==> pepper <==
==> flow/design.v (excerpt) <==
module dct_4x4_core (
    input          clk,
    input          reset,
    input          i_valid,
    output         i_ready,
    input  [255:0] i_data,
    output         o_valid,
    input          o_ready,
    output [255:0] o_data
);
clock: 4.0 ns
lec_check: 0
abc_area: 1
cap_margin: 20
cell_pad_in_sites_detail_placement: 1
cell_pad_in_sites_global_placement: 3
core_margin: 2
core_utilization: 34
cts_cluster_diameter: 55
cts_cluster_size: 69
hold_slack_margin: 0.25
max_routing_layer: met4
min_routing_layer: met2
place_density_lb_addon: 0.28
setup_slack_margin: 0.34
slew_margin: 0
run.sh (not shown) runs the stock make flow with config.mk's settings and CLKGATE_MAP_FILE=.
==> yarrow (differences from pepper) <==
==> flow/config.mk (replaced) <==
export PLATFORM = sky130hd
export DESIGN_NAME = dct_4x4_core
export DESIGN_NICKNAME = dct_4x4_core
export VERILOG_FILES = /design/flow/design.v
export SDC_FILE = /design/flow/constraint.sdc
export NUM_CORES = 4
export LEC_CHECK = 0
export CAP_MARGIN = 20
export CORE_MARGIN = 2
export CORE_UTILIZATION = 66
export SLEW_MARGIN = 20
==> flow/constraint.sdc (replaced) <==
create_clock -name core_clock -period 3.93 [get_ports {clk}]
set_input_delay 0.7860 -clock core_clock [delete_from_list [all_inputs] [get_ports {clk}]]
set_output_delay 0.7860 -clock core_clock [all_outputs]
set_load 0.01 [all_outputs]
==> indigo (differences from pepper) <==
==> flow/config.mk (replaced) <==
export PLATFORM = sky130hd
export DESIGN_NAME = dct_4x4_core
export DESIGN_NICKNAME = dct_4x4_core
export VERILOG_FILES = /design/flow/design.v
export SDC_FILE = /design/flow/constraint.sdc
export NUM_CORES = 4
export LEC_CHECK = 0
export CAP_MARGIN = 20
export CORE_MARGIN = 2
export CORE_UTILIZATION = 9
export PLACE_DENSITY = 0.6
export SLEW_MARGIN = 20
==> flow/constraint.sdc (replaced) <==
create_clock -name core_clock -period 6.05 [get_ports {clk}]
set_input_delay 1.2100 -clock core_clock [delete_from_list [all_inputs] [get_ports {clk}]]
set_output_delay 1.2100 -clock core_clock [all_outputs]
set_load 0.01 [all_outputs]
==> willow (differences from pepper) <==
==> flow/config.mk (replaced) <==
export PLATFORM = sky130hd
export DESIGN_NAME = dct_4x4_core
export DESIGN_NICKNAME = dct_4x4_core
export VERILOG_FILES = /design/flow/design.v
export SDC_FILE = /design/flow/constraint.sdc
export NUM_CORES = 4
export LEC_CHECK = 0
export ABC_AREA = 1
export CAP_MARGIN = 0
export CORE_ASPECT_RATIO = 1.93
export CORE_MARGIN = 5
export CORE_UTILIZATION = 36
export CTS_CLUSTER_DIAMETER = 297
export PLACE_DENSITY_LB_ADDON = 0.21
export SETUP_SLACK_MARGIN = 0.7
export SLEW_MARGIN = 10
export TNS_END_PERCENT = 85
==> flow/constraint.sdc (replaced) <==
create_clock -name core_clock -period 7.98 [get_ports {clk}]
set_input_delay 1.5960 -clock core_clock [delete_from_list [all_inputs] [get_ports {clk}]]
set_output_delay 1.5960 -clock core_clock [all_outputs]
set_load 0.01 [all_outputs]
==> comparison table <==
| item | yarrow | pepper | indigo | willow |
|---|---|---|---|---|
| Final Net Count | 11300 | 13500 | 11000 | 12800 |
| Num CTS Buffers | 107 | 148 | 124 | 104 |
| Fraction of the cycle the final worst path needs | 106% | 95.8% | 84.9% | 77.2% |
| Tool warnings | 298 | 292 | 310 | 297 |
| Area of all sequential standard cells | 0.0210 sq mm | 0.0211 sq mm | 0.0209 sq mm | 0.0209 sq mm |
| Area Overhead vs Synth | 17.8% | 25.6% | 28.2% | 12.4% |
| Status | failed layout checks | no timing/DRC/antenna violations | no timing/DRC/antenna violations | no timing/DRC/antenna violations |
| Reasons for failing layout checks | negative setup slack | - | - | - |
| CP arrival | 4790 ps | 4590 ps | 3930 ps | 4570 ps |
| Average vias per placed instance | 6.12 | 7.14 | 3.11 | 5.05 |
| Layout Utilization | 78.5% | 42.9% | 11.6% | 40.6% |
| Fillcell total | 7890 | 28800 | 97100 | 23500 |
| Capture point of the worst reg-to-reg path | u_dct_4x4.col_out[6][13] | u_dct_4x4.row_out[8][5] | u_dct_4x4.col_out[10][14] | u_dct_4x4.col_out[8][14] |
| Worst r2r path cells | 18 | 19 | 16 | 19 |
| Largest stage delay, worst path | 640 ps | 470 ps | 610 ps | 590 ps |
| Multi-input gates | 7013 | 7943 | 7013 | 7943 |
| AND/OR/NAND/NOR Cells, Area Fraction | 15.8% | 18.9% | 15.8% | 18.9% |
| Setup ws final | -234 ps | 168 ps | 914 ps | 1820 ps |
| Initial antenna violation count | 3 | 5 | 49 | 7 |
| Endpoint class of the critical path | register | register | output port | output port |
| Hold Crit Start | u_dct_4x4.weight_out[0][15] | reset | u_dct_4x4.col_out[8][6] | u_dct_4x4.weight_out[6][15] |
| Setup Total Neg Slack | -1540 ps | 0 ps | 0 ps | 0 ps |

==> job 4454: inputs <==
Starting RTL as in the previous note.
// dct_4x4_core
module dct_4x4_core (
    input          clk,
    input          reset,
    input          i_valid,
    output         i_ready,
    input  [255:0] i_data,
    output         o_valid,
    input          o_ready,
    output [255:0] o_data
);
clock: 3.43 ns
lec_check: 0
abc_area: 1
cap_margin: 20
cell_pad_in_sites_detail_placement: 1
cell_pad_in_sites_global_placement: 3
core_margin: 2
core_utilization: 65
cts_cluster_diameter: 43
cts_cluster_size: 69
hold_slack_margin: 0.25
max_routing_layer: met4
min_routing_layer: met2
place_density_lb_addon: 0.28
setup_slack_margin: 0.34
slew_margin: 0
==> inputs of job 5711, as changes to job 4454 <==
Settings changed: CELL_PAD_IN_SITES_DETAIL_PLACEMENT 1 to default, CELL_PAD_IN_SITES_GLOBAL_PLACEMENT 3 to default, CORE_UTILIZATION 65 to 34, CTS_CLUSTER_DIAMETER 43 to 55, MIN_ROUTING_LAYER met2 to default.
==> flow/constraint.sdc (replaced) <==
create_clock -name core_clock -period 4.0 [get_ports {clk}]
set_input_delay 0.8000 -clock core_clock [delete_from_list [all_inputs] [get_ports {clk}]]
set_output_delay 0.8000 -clock core_clock [all_outputs]
set_load 0.01 [all_outputs]
==> inputs of job 4027, as changes to job 4454 <==
Settings changed: ABC_AREA 1 to default, CAP_MARGIN 20 to 0, CELL_PAD_IN_SITES_DETAIL_PLACEMENT 1 to default, CELL_PAD_IN_SITES_GLOBAL_PLACEMENT 3 to default, CORE_UTILIZATION 65 to 70, CTS_CLUSTER_DIAMETER 43 to 200, CTS_CLUSTER_SIZE 69 to default, HOLD_SLACK_MARGIN 0.25 to default, MIN_ROUTING_LAYER met2 to default, PLACE_DENSITY_LB_ADDON 0.28 to default, SLEW_MARGIN 0 to 20.
==> flow/constraint.sdc (replaced) <==
create_clock -name core_clock -period 5.56 [get_ports {clk}]
set_input_delay 1.1120 -clock core_clock [delete_from_list [all_inputs] [get_ports {clk}]]
set_output_delay 1.1120 -clock core_clock [all_outputs]
set_load 0.01 [all_outputs]
==> comparison table <==
	job 5711	job 4027	job 4454
Count of TritonRoute iterations in the first routing pass	26	8	-
Global routing usage on met1	35.09%	57.36%	-
Maximum fanout along the worst path	5	7	-
Number of filler instances in the final layout	24,800	7,307	-
Post-placement cell count	14,410	10,570	-
Setup WS post-layout	0.3829 ns	0.7893 ns	-
Worst hold stages	2	2	-
Total Wirelength	263.2 mm	231.7 mm	-
GRT met3 Usage	2.401%	6.744%	-
Met2 Resource Use GR	27.24%	62.35%	-
Critical path data arrival time	4.28 ns	5.36 ns	-
Library cells used by synthesis	50	85	50
Hold EP	u_dct_4x4.weight_out[2][8]	u_dct_4x4.dct_out[2][4]	-
Wire length per cell after detailed routing	17.91 µm	21.51 µm	-
Endpoint of the worst register-to-register path	u_dct_4x4.row_out[11][9]	u_dct_4x4.col_out[6][13]	-
Buffer levels on the longest clock path	3	3	-
Number of cells in the yosys synthesis report	10,980	9,079	10,980
Metal2 WL	96.82 mm	100.3 mm	-
Startpoint type of the worst setup path	flip-flop	flip-flop	-
Mux cell area share after synthesis	0%	0.2934%	0%
Start point of the worst min-delay path	u_dct_4x4.col_out[2][5]	u_dct_4x4.dct_out[2][4]	-
Number of nets with antenna violations after detailed routing	0	0	-
Standard cell core area	237,900 µm²	108,600 µm²	124,000 µm²
Clock-pin slew of the registers on the worst-case setup and hold paths	0.08 ns	0.07 ns	-
Result of the run	no timing/DRC/antenna violations	no timing/DRC/antenna violations	did not finish
Stage where the flow stopped	-	-	3_1_place_gp_skip_io
Pre-CTS worst setup slack	0.06161 ns	0.6923 ns	-
